Setup of run A:
Design lpc10_speech_synthetizer, start of the top module:
module lpc10_speech_synthetizer (
  input  wire              clk,         
  input  wire              reset,       
  input  wire              StartSpeak,
  input  wire              RomData,
  output wire [11:0]       RomAdr,
  output reg  signed [9:0] SampleData,
  output reg               Speaking
);
reg [5:0]  Cnt_8k;
reg [4:0]  CntSegment;
reg [7:0]  CntSample;
reg [11:0] RomAdrIn;
reg        Speak;
reg [3:0]  CodeEnergy;
reg        CodeRepeat;
reg [4:0]  CodePitch;
reg [17:0] CodeK1K4;    
reg [20:0] CodeK5K10;   
wire GetEnergy, GetRepeat, GetPitch, GetK1K4, GetK5K10, ReadRom;
wire Silence, LastFrame, NoK5K10;
function signed [9:0] TabChirp(input [5:0] i);
  case (i)
    0: TabChirp = 0;    1: TabChirp = 42;   2: TabChirp = -44;  3: TabChirp = 50;
    4: TabChirp = -78;  5: TabChirp = 18;   6: TabChirp = 37;   7: TabChirp = 20;
    8: TabChirp = 2;    9: TabChirp = -31;  10: TabChirp = -59; 11: TabChirp = 2;
    12: TabChirp = 95;  13: TabChirp = 90;  14: TabChirp = 5;   15: TabChirp = 15;
    16: TabChirp = 38;  17: TabChirp = -4;  18: TabChirp = -91; 19: TabChirp = -91;
    20: TabChirp = -42; 21: TabChirp = -35; 22: TabChirp = -36; 23: TabChirp = -4;
    24: TabChirp = 37;  25: TabChirp = 43;  26: TabChirp = 34;  27: TabChirp = 33;
    28: TabChirp = 15;  29: TabChirp = -1;  30: TabChirp = -8;  31: TabChirp = -18;
    32: TabChirp = -19; 33: TabChirp = -17; 34: TabChirp = -9;  35: TabChirp = -10;
    36: TabChirp = -6;  37: TabChirp = 0;   38: TabChirp = 3;   39: TabChirp = 2;
    40: TabChirp = 1;
    default: TabChirp = 0;
  endcase
endfunction
function signed [9:0] TabEnergy(input [3:0] i);
  case (i)
  ...
Size in the first run: about 4300 cells after synthesis, about 540 flip-flops, about 27 I/O pins, roughly 36000 µm² of cells after synthesis.
clock: 23.6 ns
lec_check: 0
cap_margin: 20
core_margin: 8
core_utilization: 50
cts_cluster_size: 58
gpl_routability_driven: 0
max_routing_layer: met5
place_density_lb_addon: 0.16
setup_slack_margin: -1.79
slew_margin: 25
run.sh (not shown) runs the stock make flow with config.mk's settings and CLKGATE_MAP_FILE=.
Both conditions hold for run A: the flow ran to the end and the final layout passed the timing, design-rule and antenna checks.
Edits applied to the flow inputs when going from run A to run B:
Settings: SLEW_MARGIN changed from 25 to 20; CORE_MARGIN changed from 8 to 2; CTS_CLUSTER_SIZE removed (was 58); HOLD_SLACK_MARGIN newly set to -0.08; PLACE_DENSITY_LB_ADDON removed (was 0.16); CORE_UTILIZATION changed from 50 to 65; GPL_ROUTABILITY_DRIVEN removed (was 0); SETUP_SLACK_MARGIN changed from -1.79 to -0.24; ABC_AREA newly set to 1; MAX_ROUTING_LAYER removed (was met5); CTS_CLUSTER_DIAMETER newly set to 295; the clock period (ns, I/O delays scaled along) changed from 23.6 to 19.0.
Result for run A and run B: all clean. Per the comparison of run B with run A, clock latency at the later pin of the worst-skew pair shows a reduction of 0.02 ns, fraction of the core area covered by cells at the end of the flow up 16 points, normalized max-slew margin went down 3.6 points, wire length moved down, hold slack has decreased. On standard cell core area, run B does better than run A. Compared with run A, in run B power consumed by the clock network saw an increase, via count of the routed design saw an increase. In the metrics for run A and run B, the one carrying the higher filler cell count is run A. Looking at number of clock buffers inserted by TritonCTS, run B sits 1 below run A. Summary: with run A as the reference, count of non-CTS inverters in the layout in run B moved up by more than 100%.
Modified inputs, run C compared to run B
Settings: a change of CTS_CLUSTER_DIAMETER from 295 to 211; a deleted HOLD_SLACK_MARGIN that had been -0.08; a change of SLEW_MARGIN from 20 to 35; an added CTS_CLUSTER_SIZE of 14; a change of CORE_UTILIZATION from 65 to 71; a change of SETUP_SLACK_MARGIN from -0.24 to -1.19; an added PLACE_DENSITY_LB_ADDON of 0.26; a change of the clock period (ns, I/O delays scaled along) from 19.0 to 12.5.
==> results <==
Run status, run C: aborted in global routing, error ODB-0269. Comparing run C and run B, the lower post-CTS setup buffer count was measured on run B. Diff run B..run C | cell area after synthesis | unchanged. | starting density of the core | run C vs run B | 5.6 points higher |. Reported for run C and run B, number of flops mapped to enable cells by yosys turned out identical to the last digit. Run C ends up with higher post-DP HPWL than run B does.
### run C -> run D
Settings: clearing CTS_CLUSTER_DIAMETER, which used to be 211; putting TNS_END_PERCENT at 5 where nothing was set; swapping 35 for 20 in SLEW_MARGIN; swapping 71 for 72 in CORE_UTILIZATION; clearing SETUP_SLACK_MARGIN, which used to be -1.19; clearing PLACE_DENSITY_LB_ADDON, which used to be 0.26; clearing CTS_CLUSTER_SIZE, which used to be 14; swapping 12.5 for 14.4 in the clock period (ns, I/O delays scaled along).
The layout from run D, despite a flow that completed every stage, fails the layout checks, with the failing checks listed as negative setup slack. In run D, sum of net half-perimeters after detailed placement is lower than in run C. Routability-driven placement congestion ratio grows by a few percent when moving from run C to run D. Compare run C and run D | die area higher: run C. Between run C and run D, the flow reports vertical die dimension decreasing slightly.
Relative to run D, the following input files were edited for run E:
Settings: putting CTS_CLUSTER_SIZE at 75 where nothing was set; clearing TNS_END_PERCENT, which used to be 5; swapping 72 for 71 in CORE_UTILIZATION; swapping 14.4 for 20.4 in the clock period (ns, I/O delays scaled along).
==> comparison <==
Run E ended up with X7C[8] as its endpoint of the worst setup timing path; run D ended up with X6C[9].
Measured against each other, run E and run D differ in endpoint arrival time on the critical path, the higher figure coming from run E.
Non-clock buffer count of run E falls short of that of run D by more than half.
Run E vs. run D: cell count after placement moved down; area enclosed by the die boundary +about 1.4%; number of gates on the worst path with buffers counted went down by 7.9%; flop share of the area higher; HPWL after detailed placement down 8.8%.
Min pin count of the biggest net entering global routing across run E and run D: run E
Summary across run E and run D: the single failing run is run D.
Run D finished all stages; however, its layout fails the closing checks, the failures being negative setup slack.
Run E vs. run D: share of total power in combinational logic went down by 1.1 points.


lpc10_speech_synthetizer again, from the RTL that the note above started with.
make LEC_CHECK=0 CAP_MARGIN=20 CORE_MARGIN=2 CORE_UTILIZATION=71 SETUP_SLACK_MARGIN=-0.34 SLEW_MARGIN=20 finish   # period 19.2 ns
Next try:
--- a/flow/config.mk
+++ b/flow/config.mk
@@ -8,5 +8,8 @@
 export CAP_MARGIN = 20
 export CORE_MARGIN = 2
-export CORE_UTILIZATION = 71
-export SETUP_SLACK_MARGIN = -0.34
+export CORE_UTILIZATION = 72
+export CTS_CLUSTER_SIZE = 82
+export PLACE_DENSITY_LB_ADDON = 0.0
+export SETUP_SLACK_MARGIN = 3.65
 export SLEW_MARGIN = 20
+export TNS_END_PERCENT = 40
==> flow/constraint.sdc (replaced) <==
create_clock -name core_clock -period 12.7 [get_ports {clk}]
set_input_delay 2.5400 -clock core_clock [delete_from_list [all_inputs] [get_ports {clk}]]
set_output_delay 2.5400 -clock core_clock [all_outputs]
set_load 0.01 [all_outputs]
- This time the run reached the layout checks and failed them: setup timing
- die area fell by 1.4%
- routed wire length rose by 15%
- worst setup slack gets worse by 3.5 ns
- count of clock-buffer cells in the layout rose by 10
- synthesized cell count is unchanged
- clock skew fell by 0.0068 ns
- global-route usage rose by 4.4 points
- cell count rose by 7.8%
Next try:
--- a/flow/config.mk
+++ b/flow/config.mk
@@ -8,8 +8,4 @@
 export CAP_MARGIN = 20
 export CORE_MARGIN = 2
-export CORE_UTILIZATION = 72
-export CTS_CLUSTER_SIZE = 82
-export PLACE_DENSITY_LB_ADDON = 0.0
-export SETUP_SLACK_MARGIN = 3.65
+export CORE_UTILIZATION = 40
 export SLEW_MARGIN = 20
-export TNS_END_PERCENT = 40
==> flow/constraint.sdc (replaced) <==
create_clock -name core_clock -period 26.9 [get_ports {clk}]
set_input_delay 5.3800 -clock core_clock [delete_from_list [all_inputs] [get_ports {clk}]]
set_output_delay 5.3800 -clock core_clock [all_outputs]
set_load 0.01 [all_outputs]
With this change the flow finished with timing, DRC and antenna clean.
Area after synthesis stays the same.
First-iteration DRC count came out lower by a quarter to a third.
Routed wire length came out lower by a little under a tenth.
Core utilization came out lower by 42 points.


Starting RTL as in the previous note.
// lpc10_speech_synthetizer
module lpc10_speech_synthetizer (
  input  wire              clk,         
  input  wire              reset,       
  input  wire              StartSpeak,
  input  wire              RomData,
  output wire [11:0]       RomAdr,
  output reg  signed [9:0] SampleData,
  output reg               Speaking
);
export LEC_CHECK = 0
export ABC_AREA = 1
export CAP_MARGIN = 20
export CORE_MARGIN = 2
export CORE_UTILIZATION = 63
export SLEW_MARGIN = 20
create_clock -name core_clock -period 10.4 [get_ports {clk}]
The first run finished but failed the layout checks on setup timing.
Edit:
CAP_MARGIN = 5   (was 20)
CORE_UTILIZATION = 66   (was 63)
CTS_CLUSTER_DIAMETER = 295   (was default)
HOLD_SLACK_MARGIN = -0.08   (was default)
SETUP_SLACK_MARGIN = -0.24   (was default)
clock period = 15.5 ns   (was 10.4 ns; I/O delays follow)
Result:
- This time the run went through all stages and came out clean
- design area drops by 9.2%
- routed wire length drops by 6.1%
- total power drops by 34%
- register-to-register slack is better by 4100 ps
- combinational power drops by 48%
- sequential share of layout area climbs by 2.5 points
Edit:
ABC_AREA = default   (was 1)
CAP_MARGIN = 20   (was 5)
CORE_UTILIZATION = 72   (was 66)
CTS_CLUSTER_DIAMETER = default   (was 295)
CTS_CLUSTER_SIZE = 32   (was default)
HOLD_SLACK_MARGIN = default   (was -0.08)
SETUP_SLACK_MARGIN = -0.75   (was -0.24)
clock period = 13.1 ns   (was 15.5 ns; I/O delays follow)
What happened:
- The new run finished but failed the layout checks on setup timing
- hold slack improves by 18 ps
- design area grows by 5.5%
- power goes up by 19%
- routed wire length rose by 7.7%
- utilization rises by 14 points
- clock-buffer cell count came out lower by 13
- global-route usage went up by 5.4 points
- critical path depth falls by 1
- sequential cell count does not change
- worst setup slack loses 3000 ps
Edit:
CORE_UTILIZATION = 65   (was 72)
CTS_CLUSTER_SIZE = default   (was 32)
SETUP_SLACK_MARGIN = -0.24   (was -0.75)
clock period = 19.0 ns   (was 13.1 ns; I/O delays follow)
This time the run finished with timing, DRC and antenna clean.
Count of clock-buffer cells in the layout went up by 14.
Setup slack improves by 3600 ps.
Power went down by about 34%.
Routed wire length went down by about 12%.
Edit:
ABC_AREA = 1   (was default)
CAP_MARGIN = 5   (was 20)
CORE_UTILIZATION = 69   (was 65)
CTS_CLUSTER_DIAMETER = 295   (was default)
HOLD_SLACK_MARGIN = -0.08   (was default)
clock period = 15.5 ns   (was 19.0 ns; I/O delays follow)
The changed run finished clean.
Global-route usage grows by 2.1 points.
Die area shrinks by a few percent.
Maximum frequency grows by about a fifth.


## nickel
Starting RTL as in the previous note.
export LEC_CHECK = 0
export ABC_AREA = 1
export CAP_MARGIN = 20
export CORE_ASPECT_RATIO = 1.19
export CORE_MARGIN = 2
export CORE_UTILIZATION = 72
export CTS_CLUSTER_DIAMETER = 294
export CTS_CLUSTER_SIZE = 74
export GPL_ROUTABILITY_DRIVEN = 0
export MAX_ROUTING_LAYER = met4
export PLACE_DENSITY_LB_ADDON = 0.03
export SLEW_MARGIN = 20
export TNS_END_PERCENT = 65
create_clock -name core_clock -period 12.7 [get_ports {clk}]
Status: nickel FAILED at global routing (tool error)
The inputs of xenon differ from those of nickel as listed below.
# nickel
export LEC_CHECK = 0
export ABC_AREA = 1
export CAP_MARGIN = 20
export CORE_ASPECT_RATIO = 1.19
export CORE_MARGIN = 2
export CORE_UTILIZATION = 72
export CTS_CLUSTER_DIAMETER = 294
export CTS_CLUSTER_SIZE = 74
export GPL_ROUTABILITY_DRIVEN = 0
export MAX_ROUTING_LAYER = met4
export PLACE_DENSITY_LB_ADDON = 0.03
export SLEW_MARGIN = 20
export TNS_END_PERCENT = 65
create_clock -name core_clock -period 12.7 [get_ports {clk}]
# xenon
export LEC_CHECK = 0
export ABC_AREA = 1
export CAP_MARGIN = 20
export CORE_MARGIN = 2
export CORE_UTILIZATION = 72
export CTS_CLUSTER_DIAMETER = 174
export CTS_CLUSTER_SIZE = 10
export HOLD_SLACK_MARGIN = 0.28
export PLACE_DENSITY_LB_ADDON = 0.01
export SETUP_SLACK_MARGIN = 1.94
export SLEW_MARGIN = 20
export TNS_END_PERCENT = 5
create_clock -name core_clock -period 10.4 [get_ports {clk}]
--- outcome ---
xenon: all stages done; final checks FAILED (setup timing). In xenon the die height turned out 20 microns lower than in nickel. Between xenon and nickel, the total die size figures differ only marginally. xenon against nickel: die extent in x picked up an extra 8.9%, post-placement setup slack fell 2460 ps, maximum level of the CTS H-tree went up by 1.
Modified inputs, garnet compared to xenon
# xenon
export LEC_CHECK = 0
export ABC_AREA = 1
export CAP_MARGIN = 20
export CORE_MARGIN = 2
export CORE_UTILIZATION = 72
export CTS_CLUSTER_DIAMETER = 174
export CTS_CLUSTER_SIZE = 10
export HOLD_SLACK_MARGIN = 0.28
export PLACE_DENSITY_LB_ADDON = 0.01
export SETUP_SLACK_MARGIN = 1.94
export SLEW_MARGIN = 20
export TNS_END_PERCENT = 5
create_clock -name core_clock -period 10.4 [get_ports {clk}]
# garnet
export LEC_CHECK = 0
export CAP_MARGIN = 20
export CORE_MARGIN = 2
export CORE_UTILIZATION = 70
export SLEW_MARGIN = 20
create_clock -name core_clock -period 18.6 [get_ports {clk}]
Findings:
- garnet has completed all stages; timing, DRC and antenna checks passed.
- garnet vs. xenon: clock latency of the later-clocked register in the worst-skew pair went down by 40 ps.
- Between xenon and garnet, final total negative setup slack increased.
- Of the two values seen for critical path endpoint, X5C[8] was produced by xenon and X8C[9] by garnet.
- Cmp xenon and garnet / clock group share of total power / lower: xenon
- Of the two candidates, xenon has the worse worst slack at placement and garnet the better one.


## amber
lpc10_speech_synthetizer again, from the RTL that the note above started with.
==> flow/config.mk <==
export PLATFORM = sky130hd
export DESIGN_NAME = lpc10_speech_synthetizer
export DESIGN_NICKNAME = lpc10_speech_synthetizer
export VERILOG_FILES = /design/flow/design.v
export SDC_FILE = /design/flow/constraint.sdc
export NUM_CORES = 4
export LEC_CHECK = 0
export ABC_AREA = 1
export CAP_MARGIN = 20
export CELL_PAD_IN_SITES_GLOBAL_PLACEMENT = 2
export CORE_MARGIN = 2
export CORE_UTILIZATION = 64
export CTS_CLUSTER_DIAMETER = 261
export GPL_ROUTABILITY_DRIVEN = 0
export MAX_ROUTING_LAYER = met4
export MIN_ROUTING_LAYER = met2
export PLACE_DENSITY_LB_ADDON = 0.28
export SLEW_MARGIN = 20
==> flow/constraint.sdc <==
create_clock -name core_clock -period 25.0 [get_ports {clk}]
set_input_delay 5.0000 -clock core_clock [delete_from_list [all_inputs] [get_ports {clk}]]
set_output_delay 5.0000 -clock core_clock [all_outputs]
set_load 0.01 [all_outputs]
amber never completed; the flow aborted with a tool error in global placement without I/O (3_1_place_gp_skip_io).
What raven does differently from amber at the input level:
Settings: removing CTS_CLUSTER_DIAMETER (formerly 261); changing MAX_ROUTING_LAYER from met4 to met5; changing CORE_UTILIZATION from 64 to 49; changing CORE_MARGIN from 2 to 5; changing ABC_AREA from 1 to 0; setting GPL_TIMING_DRIVEN to 1 for the first time; changing MIN_ROUTING_LAYER from met2 to met1; changing SLEW_MARGIN from 20 to 35; setting CORE_ASPECT_RATIO to 0.74 for the first time; removing GPL_ROUTABILITY_DRIVEN (formerly 0); changing CAP_MARGIN from 20 to 5; changing PLACE_DENSITY_LB_ADDON from 0.28 to 0.0.
[summary]
raven finished end to end and its layout was clean on timing, DRC and antenna.
Compared with amber, number of cell instances after yosys synthesis in raven decreased by more than 10%.
| post-synth net total | lower: raven |
Going from amber to raven, area figure in the yosys stat output shrinks by about 2.5%.
Synthesized cell count: raven vs amber down 632
Average cell area after synthesis of raven exceeds that of amber by more than 10%.
The pre-placement core utilization in raven sits 15 points below the value recorded for amber.
Relative to amber, the synthesized area measured on raven has decreased by a few percent.
Changes observed in raven relative to amber: area fraction in xor and xnor cells saw an increase; y dimension of the die saw a decrease.
Modified inputs, fjord compared to raven
Settings: a deleted MIN_ROUTING_LAYER that had been met1; a deleted CELL_PAD_IN_SITES_GLOBAL_PLACEMENT that had been 2; a change of SLEW_MARGIN from 35 to 20; an added SETUP_SLACK_MARGIN of 5.0; a deleted MAX_ROUTING_LAYER that had been met5; a change of CAP_MARGIN from 5 to 20; a deleted CORE_ASPECT_RATIO that had been 0.74; a change of CORE_UTILIZATION from 49 to 40; a deleted GPL_TIMING_DRIVEN that had been 1; a deleted ABC_AREA that had been 0; a deleted PLACE_DENSITY_LB_ADDON that had been 0.0; a change of CORE_MARGIN from 5 to 2; a change of the clock period (ns, I/O delays scaled along) from 25.0 to 18.6.
==> results <==
No run among raven and fjord stopped early or left any final violation; all are clean.
When the final numbers for raven and fjord were put side by side, the worst hold slack across all endpoints turned out to be smaller in raven.
Post-CTS setup repair buffer count, raven and fjord: smaller value in raven
Measured against each other, raven and fjord differ in layout overhead on the synthesized area, the higher figure coming from fjord.
Against raven, count of cell instances traversed by the critical path in fjord rose by a few percent.
raven has lower floorplan row count than fjord.
The buffer and inverter count on the worst path of fjord is higher than that of raven.
Reported for raven and fjord, flip-flop count turned out identical to the last digit.
fjord vs raven, endpoint of the worst setup timing path: X3C[8] vs X9C[8]
Final instance area up 8.6% in fjord wrt raven
Power figures rest on the tool's default switching activity, not on a simulated workload.
